==> build 59 <==
// dut
module dut #(
    parameter int DATAW = 16
)(
    input  wire                 clk,
    input  wire                 rst_n,
    input  wire                 in_valid,
    output wire                 in_ready,
    input  wire signed [DATAW-1:0] in_data,
    output reg                  out_valid,
    input  wire                 out_ready,
    output reg signed [2*DATAW-1:0] out_data
);
clock: 5.92 ns
lec_check: 0
abc_area: 0
cap_margin: 35
cell_pad_in_sites_detail_placement: 1
cell_pad_in_sites_global_placement: 1
core_aspect_ratio: 1.36
core_margin: 4
core_utilization: 61
cts_cluster_diameter: 392
cts_cluster_size: 45
gpl_routability_driven: 1
gpl_timing_driven: 0
max_routing_layer: met4
min_routing_layer: met2
place_density: 0.92
setup_slack_margin: 0.76
slew_margin: 10
tns_end_percent: 15
run.sh (not shown) runs the stock make flow with config.mk's settings and CLKGATE_MAP_FILE=.
==> build 18: changes against build 59 <==
CELL_PAD_IN_SITES_DETAIL_PLACEMENT = 0   (was 1)
CELL_PAD_IN_SITES_GLOBAL_PLACEMENT = not set   (was 1)
CORE_ASPECT_RATIO = 1.92   (was 1.36)
CORE_MARGIN = 2   (was 4)
CORE_UTILIZATION = 28   (was 61)
CTS_CLUSTER_SIZE = not set   (was 45)
MAX_ROUTING_LAYER = not set   (was met4)
MIN_ROUTING_LAYER = not set   (was met2)
TNS_END_PERCENT = 45   (was 15)
==> flow/constraint.sdc (replaced) <==
create_clock -name core_clock -period 12.4 [get_ports {clk}]
set_input_delay 2.4800 -clock core_clock [delete_from_list [all_inputs] [get_ports {clk}]]
set_output_delay 2.4800 -clock core_clock [all_outputs]
set_load 0.01 [all_outputs]
==> build 38: changes against build 59 <==
ABC_AREA = not set   (was 0)
CAP_MARGIN = 20   (was 35)
CELL_PAD_IN_SITES_DETAIL_PLACEMENT = not set   (was 1)
CELL_PAD_IN_SITES_GLOBAL_PLACEMENT = not set   (was 1)
CORE_ASPECT_RATIO = not set   (was 1.36)
CORE_MARGIN = 2   (was 4)
CORE_UTILIZATION = 72   (was 61)
CTS_CLUSTER_DIAMETER = 80   (was 392)
CTS_CLUSTER_SIZE = 47   (was 45)
GPL_ROUTABILITY_DRIVEN = not set   (was 1)
GPL_TIMING_DRIVEN = not set   (was 0)
MAX_ROUTING_LAYER = not set   (was met4)
MIN_ROUTING_LAYER = not set   (was met2)
PLACE_DENSITY = not set   (was 0.92)
SETUP_SLACK_MARGIN = 0.86   (was 0.76)
SLEW_MARGIN = 20   (was 10)
TNS_END_PERCENT = not set   (was 15)
==> flow/constraint.sdc (replaced) <==
create_clock -name core_clock -period 3.47 [get_ports {clk}]
set_input_delay 0.6940 -clock core_clock [delete_from_list [all_inputs] [get_ports {clk}]]
set_output_delay 0.6940 -clock core_clock [all_outputs]
set_load 0.01 [all_outputs]
==> run notes <==
Physical implementation status

The compound-cell area share of the yosys netlist stands at ~8%. The tool reported: "[ERROR DPL-0033] detailed placement checks failed during check placement". The last weighted congestion value of the routability-driven placer stands at between 0.9 and 1. From left edge to right edge, the die measures 119 um. The pre-CTS setup check shows a worst slack of -2.08 ns.

The post-placement cell area stands at 0.0113 mm2. The die footprint stands at 0.0190 mm2. Measured along the y axis, the die boundary spans 159 um. The total instance count after detailed placement stands at about 1400. For this run the detailed placement stage logged an HPWL of 28.9 mm.

The initial utilization of the core area, before any placement, comes to 62.0%. The core box area stands at roughly 0.017 mm2. In this run the core area contains 55 standard-cell rows.

The number of buffers inserted by port buffering stands at 50. The run stopped with a tool error. For reference, full adder, half adder and majority cells occupy 56.2% of the area reported after synthesis. Summed over its instances, the top area cell type makes up between 40% and 50% of the synthesized netlist area. The stage where the run came to a stop is clock tree synthesis.
the above is filed under build 59

==> run notes <==
Physical implementation status

The portion of synthesized area spent on multiplexers is less than 1%. Logged for this run, the post-placement worst setup slack is -3.32 ns. The buffer_ports step reported a buffer count of 52. The stage where the run came to a stop is clock tree synthesis. The total instance count after detailed placement stands at 1552. The tool reported: "[ERROR DPL-0038] Utilization greater than 100%, impossible to legalize". The last weighted congestion value of the routability-driven placer stands at 0.980. The overall die width stands at 124 um.

The area fraction in full adders, half adders and majority gates stands at 56.2%. The flow did not finish. In this run the biggest area consumer among cell types represents 45.3% of the synthesized area.

The die footprint stands at 0.0153 mm2. The core utilization at floorplan stands at 73.8%. The total cells reported by yosys after synthesis stands at 1138.

Of the total synthesized cell area, the portion taken by AND-OR and OR-AND cells is 7.97%. The core box area stands at 0.0139 mm2. The die span in y stands at 124 um. The row count stands at 43. Summed over all nets, the half-perimeter wirelength after detailed placement is 28.7 mm.
the above is filed under build 38

==> run notes <==
Implementation progress

The flow ran to the end and the layout has no timing, DRC or antenna violations. Of the total synthesized cell area, the portion taken by full adders, half adders and majority gates is 56.2%. At the end of routability-driven placement, the weighted congestion stood at 1.05. The mapped netlist covers 0.0103 mm2. The number of buffers inserted by port buffering stands at approximately 50. The row count stands at 97. Setup slack on the worst path after placement came out at 2.75 ns. Per the OpenROAD floorplan log, the area of the die is 0.0384 mm2. In the placement report, post-DP HPWL is listed as 24.9 mm. The fraction of post-synthesis cell area in the top cell type by area stands at 45.3%.

In this run, the synthesized area fraction spent on AND-OR/OR-AND gates is recorded as 7.97%. The placement stage leaves a total instance area of around 0.011 mm2. The non-clock buffer area fraction after layout stands at 5.60%. In this run the horizontal extent of the chip is 142 um. The floorplan step defined a core boundary enclosing 0.0364 mm2. The length of routed met2 wiring stands at 16.9 mm. STA lists the startpoint of the worst hold path as out_data[10]$_DFFE_PN0P_.
the above is filed under build 18


==> inputs of run R <==
==> flow/design.v <==
`timescale 1ns/1ps
module dut #(
    parameter int DATAW = 16
)(
    input  wire                 clk,
    input  wire                 rst_n,
    input  wire                 in_valid,
    output wire                 in_ready,
    input  wire signed [DATAW-1:0] in_data,
    output reg                  out_valid,
    input  wire                 out_ready,
    output reg signed [2*DATAW-1:0] out_data
);
    assign in_ready = rst_n && (!out_valid || out_ready);
    always @(posedge clk or negedge rst_n) begin
        if (!rst_n) begin
            out_valid <= 1'b0;
            out_data  <= '0;
        end else begin
            if (in_valid && in_ready) begin
                out_data  <= in_data * in_data;  
                out_valid <= 1'b1;
            end else if (out_valid && out_ready) begin
                out_valid <= 1'b0;
            end
        end
    end
endmodule
==> flow/run.sh <==
#!/bin/bash
# the make line also repeats each setting of config.mk as NAME=value (left out here)
make -C /OpenROAD-flow-scripts/flow DESIGN_CONFIG=/design/flow/config.mk WORK_HOME=/design/flow/orfs CLKGATE_MAP_FILE= finish
==> flow/config.mk <==
export PLATFORM = sky130hd
export DESIGN_NAME = dut
export DESIGN_NICKNAME = dut
export VERILOG_FILES = /design/flow/design.v
export SDC_FILE = /design/flow/constraint.sdc
export NUM_CORES = 4
export LEC_CHECK = 0
export CAP_MARGIN = 20
export CORE_MARGIN = 2
export CORE_UTILIZATION = 72
export CTS_CLUSTER_SIZE = 22
export PLACE_DENSITY_LB_ADDON = 0.27
export SETUP_SLACK_MARGIN = -0.15
export SLEW_MARGIN = 20
==> flow/constraint.sdc <==
create_clock -name core_clock -period 6.26 [get_ports {clk}]
set_input_delay 1.2520 -clock core_clock [delete_from_list [all_inputs] [get_ports {clk}]]
set_output_delay 1.2520 -clock core_clock [all_outputs]
set_load 0.01 [all_outputs]
==> inputs of run X, as changes to run R <==
- CTS_CLUSTER_SIZE: 22 -> unset
- PLACE_DENSITY: unset -> 0.6
- PLACE_DENSITY_LB_ADDON: 0.27 -> unset
- SETUP_SLACK_MARGIN: -0.15 -> unset
- TNS_END_PERCENT: unset -> 5
==> flow/constraint.sdc (replaced) <==
create_clock -name core_clock -period 5.52 [get_ports {clk}]
set_input_delay 1.1040 -clock core_clock [delete_from_list [all_inputs] [get_ports {clk}]]
set_output_delay 1.1040 -clock core_clock [all_outputs]
set_load 0.01 [all_outputs]
==> inputs of run P, as changes to run R <==
- CORE_UTILIZATION: 72 -> 40
- CTS_CLUSTER_SIZE: 22 -> 100
- PLACE_DENSITY: unset -> 0.6
- PLACE_DENSITY_LB_ADDON: 0.27 -> unset
- SETUP_SLACK_MARGIN: -0.15 -> -0.52
- SLEW_MARGIN: 20 -> 0
==> flow/constraint.sdc (replaced) <==
create_clock -name core_clock -period 7.5 [get_ports {clk}]
set_input_delay 1.5000 -clock core_clock [delete_from_list [all_inputs] [get_ports {clk}]]
set_output_delay 1.5000 -clock core_clock [all_outputs]
set_load 0.01 [all_outputs]
==> impl_results.rst <==
Physical design figures
=======================

.. list-table::
   :header-rows: 1

   * - Metric
     - Value
   * - Outcome
     - timing/DRC/antenna clean
   * - Most utilized layer in the global route result
     - met2
   * - Number of buffers created by CTS
     - 5
   * - Die W
     - 164 um
   * - Number of core rows
     - 58
Source of the figures above: run P

==> impl_results.rst <==
Flow metrics
------------

.. list-table::
   :header-rows: 1

   * - Metric
     - Value
   * - Outcome
     - stopped before the end
   * - Step where the flow halted
     - 4_1_cts
   * - First Error
     - [ERROR DPL-0033] detailed placement checks failed during check placement.
   * - Die W
     - 124 um
   * - EDFF count, synth
     - 0
   * - Total die size
     - approximately 15,000 um^2
   * - Number of core rows
     - roughly 43
   * - XOR/XNOR Fraction of Synth Area
     - 3.49%
Source of the figures above: run X

==> impl_results.rst <==
Flow metrics
------------

.. list-table::
   :header-rows: 1

   * - Metric
     - Value
   * - Outcome
     - stopped before the end
   * - Step where the flow halted
     - 5_1_grt
   * - First Error
     - [ERROR GRT-0116] Global routing finished with congestion. Check the congestion regions in the DRC Viewer.
   * - Number of buffers created by CTS
     - 5
   * - Number of core rows
     - 43
   * - Cell accounting for the most synthesized area
     - fa_1
   * - Die W
     - 124 um
   * - Most utilized layer in the global route result
     - met2
Source of the figures above: run R


==> inputs of job 6402 <==
RTL: the design.v shown in full above, as it stands there.
==> flow/config.mk <==
export PLATFORM = sky130hd
export DESIGN_NAME = dut
export DESIGN_NICKNAME = dut
export VERILOG_FILES = /design/flow/design.v
export SDC_FILE = /design/flow/constraint.sdc
export NUM_CORES = 4
export LEC_CHECK = 0
export CAP_MARGIN = 15
export CELL_PAD_IN_SITES_DETAIL_PLACEMENT = 2
export CELL_PAD_IN_SITES_GLOBAL_PLACEMENT = 3
export CORE_ASPECT_RATIO = 0.61
export CORE_MARGIN = 7
export CORE_UTILIZATION = 40
export GPL_ROUTABILITY_DRIVEN = 0
export MAX_ROUTING_LAYER = met4
export PLACE_DENSITY = 0.6
export SLEW_MARGIN = 25
export TNS_END_PERCENT = 90
==> flow/constraint.sdc <==
create_clock -name core_clock -period 4.27 [get_ports {clk}]
set_input_delay 0.8540 -clock core_clock [delete_from_list [all_inputs] [get_ports {clk}]]
set_output_delay 0.8540 -clock core_clock [all_outputs]
set_load 0.01 [all_outputs]
==> job 8242: changes against job 6402 <==
CAP_MARGIN = 20   (was 15)
CELL_PAD_IN_SITES_DETAIL_PLACEMENT = unset   (was 2)
CELL_PAD_IN_SITES_GLOBAL_PLACEMENT = unset   (was 3)
CORE_ASPECT_RATIO = unset   (was 0.61)
CORE_MARGIN = 2   (was 7)
CORE_UTILIZATION = 72   (was 40)
CTS_CLUSTER_DIAMETER = 85   (was unset)
CTS_CLUSTER_SIZE = 24   (was unset)
GPL_ROUTABILITY_DRIVEN = unset   (was 0)
MAX_ROUTING_LAYER = unset   (was met4)
PLACE_DENSITY = unset   (was 0.6)
PLACE_DENSITY_LB_ADDON = 0.27   (was unset)
SLEW_MARGIN = 20   (was 25)
TNS_END_PERCENT = unset   (was 90)
==> flow/constraint.sdc (replaced) <==
create_clock -name core_clock -period 6.9 [get_ports {clk}]
set_input_delay 1.3800 -clock core_clock [delete_from_list [all_inputs] [get_ports {clk}]]
set_output_delay 1.3800 -clock core_clock [all_outputs]
set_load 0.01 [all_outputs]
==> job 2625: changes against job 6402 <==
CAP_MARGIN = 20   (was 15)
CELL_PAD_IN_SITES_DETAIL_PLACEMENT = unset   (was 2)
CELL_PAD_IN_SITES_GLOBAL_PLACEMENT = unset   (was 3)
CORE_ASPECT_RATIO = unset   (was 0.61)
CORE_MARGIN = 2   (was 7)
GPL_ROUTABILITY_DRIVEN = unset   (was 0)
MAX_ROUTING_LAYER = unset   (was met4)
SLEW_MARGIN = 20   (was 25)
TNS_END_PERCENT = unset   (was 90)
==> flow/constraint.sdc (replaced) <==
create_clock -name core_clock -period 7.5 [get_ports {clk}]
set_input_delay 1.5000 -clock core_clock [delete_from_list [all_inputs] [get_ports {clk}]]
set_output_delay 1.5000 -clock core_clock [all_outputs]
set_load 0.01 [all_outputs]
==> summary of the runs <==
In synthesized cell count, job 8242 and job 2625 do not differ.
Job 2625 produced a clean layout. Job 6402 did not get past clock tree synthesis (4_1_cts), error DPL-0033. Job 8242 never finished: it broke off in global routing (5_1_grt).
In area after synthesis, job 8242 and job 6402 do not differ.
Die size: job 8242 is smaller than job 6402 (50%).

==> try-lagoon <==
// dut: RTL as listed in full above, without the edits since
Settings: LEC_CHECK=0, CAP_MARGIN=20, CELL_PAD_IN_SITES_GLOBAL_PLACEMENT=3, CORE_MARGIN=7, CORE_UTILIZATION=40, CTS_CLUSTER_DIAMETER=336, CTS_CLUSTER_SIZE=41, PLACE_DENSITY=0.35, SETUP_SLACK_MARGIN=-0.66, SLEW_MARGIN=20, TNS_END_PERCENT=20; clock period 7.5 ns.
==> inputs of try-quartz, as changes to try-lagoon <==
==> flow/config.mk (replaced) <==
export PLATFORM = sky130hd
export DESIGN_NAME = dut
export DESIGN_NICKNAME = dut
export VERILOG_FILES = /design/flow/design.v
export SDC_FILE = /design/flow/constraint.sdc
export NUM_CORES = 4
export LEC_CHECK = 0
export CAP_MARGIN = 20
export CELL_PAD_IN_SITES_GLOBAL_PLACEMENT = 0
export CORE_MARGIN = 2
export CORE_UTILIZATION = 40
export CTS_CLUSTER_DIAMETER = 336
export CTS_CLUSTER_SIZE = 98
export PLACE_DENSITY = 0.57
export SETUP_SLACK_MARGIN = -0.66
export SLEW_MARGIN = 20
export TNS_END_PERCENT = 15
==> results.ini <==
[finish]
buffers=169

[run_status]
status=complete, no violations

[critical_path]
cp_slowest_cell=clkdlybuf4s50_1

[end of results for try-lagoon]
==> results.ini <==
[critical_path]
critPathKind=input port to flip-flop
cp_slowest_cell=fa_1
path_depth=22

[floorplanning]
core.rowCount=58

[drt]
highest_layer=met4

[run_status]
status=complete, no violations

[end of results for try-quartz]

==> run E <==
Starts from the design.v that is shown in full above.
clock: 4.27 ns
lec_check: 0
cap_margin: 5
cell_pad_in_sites_detail_placement: 2
cell_pad_in_sites_global_placement: 3
core_margin: 7
core_utilization: 40
place_density: 0.6
slew_margin: 20
==> run M (differences from run E) <==
- CAP_MARGIN: 5 -> 20
- CELL_PAD_IN_SITES_DETAIL_PLACEMENT: 2 -> default
- CELL_PAD_IN_SITES_GLOBAL_PLACEMENT: 3 -> default
- CORE_MARGIN: 7 -> 2
- CORE_UTILIZATION: 40 -> 72
- CTS_CLUSTER_DIAMETER: default -> 80
- PLACE_DENSITY: 0.6 -> default
==> flow/constraint.sdc (replaced) <==
create_clock -name core_clock -period 3.47 [get_ports {clk}]
set_input_delay 0.6940 -clock core_clock [delete_from_list [all_inputs] [get_ports {clk}]]
set_output_delay 0.6940 -clock core_clock [all_outputs]
set_load 0.01 [all_outputs]
==> run C (differences from run E) <==
- CAP_MARGIN: 5 -> 20
- CELL_PAD_IN_SITES_DETAIL_PLACEMENT: 2 -> default
- CELL_PAD_IN_SITES_GLOBAL_PLACEMENT: 3 -> default
- CORE_MARGIN: 7 -> 2
- CORE_UTILIZATION: 40 -> 65
==> flow/constraint.sdc (replaced) <==
create_clock -name core_clock -period 6.23 [get_ports {clk}]
set_input_delay 1.2460 -clock core_clock [delete_from_list [all_inputs] [get_ports {clk}]]
set_output_delay 1.2460 -clock core_clock [all_outputs]
set_load 0.01 [all_outputs]
==> run A (differences from run E) <==
- CAP_MARGIN: 5 -> 20
- CELL_PAD_IN_SITES_DETAIL_PLACEMENT: 2 -> default
- CELL_PAD_IN_SITES_GLOBAL_PLACEMENT: 3 -> default
- CORE_MARGIN: 7 -> 2
- SETUP_SLACK_MARGIN: default -> -0.53
==> flow/constraint.sdc (replaced) <==
create_clock -name core_clock -period 7.29 [get_ports {clk}]
set_input_delay 1.4580 -clock core_clock [delete_from_list [all_inputs] [get_ports {clk}]]
set_output_delay 1.4580 -clock core_clock [all_outputs]
set_load 0.01 [all_outputs]
==> results <==
	run C	run M	run A	run E
Hold EP	out_data[11]$_DFFE_PN0P_	-	out_data[0]$_DFFE_PN0P_	-
Worst Setup Slack post-DPL	-1020 ps	-3260 ps	-146 ps	-2800 ps
Wire length on met3	2.15 mm	-	458 um	-
Clock latency on the worst-skew pair	280 ps	-	280 ps	-
Worst max-slew margin expressed relative to the limit	62.3%	-	65.6%	-
Met1 usage in global routing	40.2%	-	22.3%	-
Maximum number of pins on one net before global-route repair	57	-	57	-
Startpoint class of the critical path	input pin	-	input pin	-
Maximum fanout along the worst path	8	-	10	-
Clock slew at reported path FFs	60 ps	-	50 ps	-
Well-Tap Cells	211	-	330	-
Sequential portion of the cell area	5.69%	-	6.65%	-
Crit. path cell count	23	-	22	-
Outcome	failed layout checks	aborted with a tool error	timing/DRC/antenna clean	aborted with a tool error
Failing step	-	4_1_cts	-	4_1_cts
Reasons for failing layout checks	negative setup slack	-	-	-
Root Buffer Master	sky130_fd_sc_hd__clkbuf_16	-	sky130_fd_sc_hd__clkbuf_16	-
Total clock buffers created by CTS	5	-	5	-
Number of antenna repair diodes	0	-	0	-
Weighted congestion reported at the end of routability-driven placement	0.888	0.927	0.860	0.876
Height of the chip	130 um	124 um	164 um	174 um
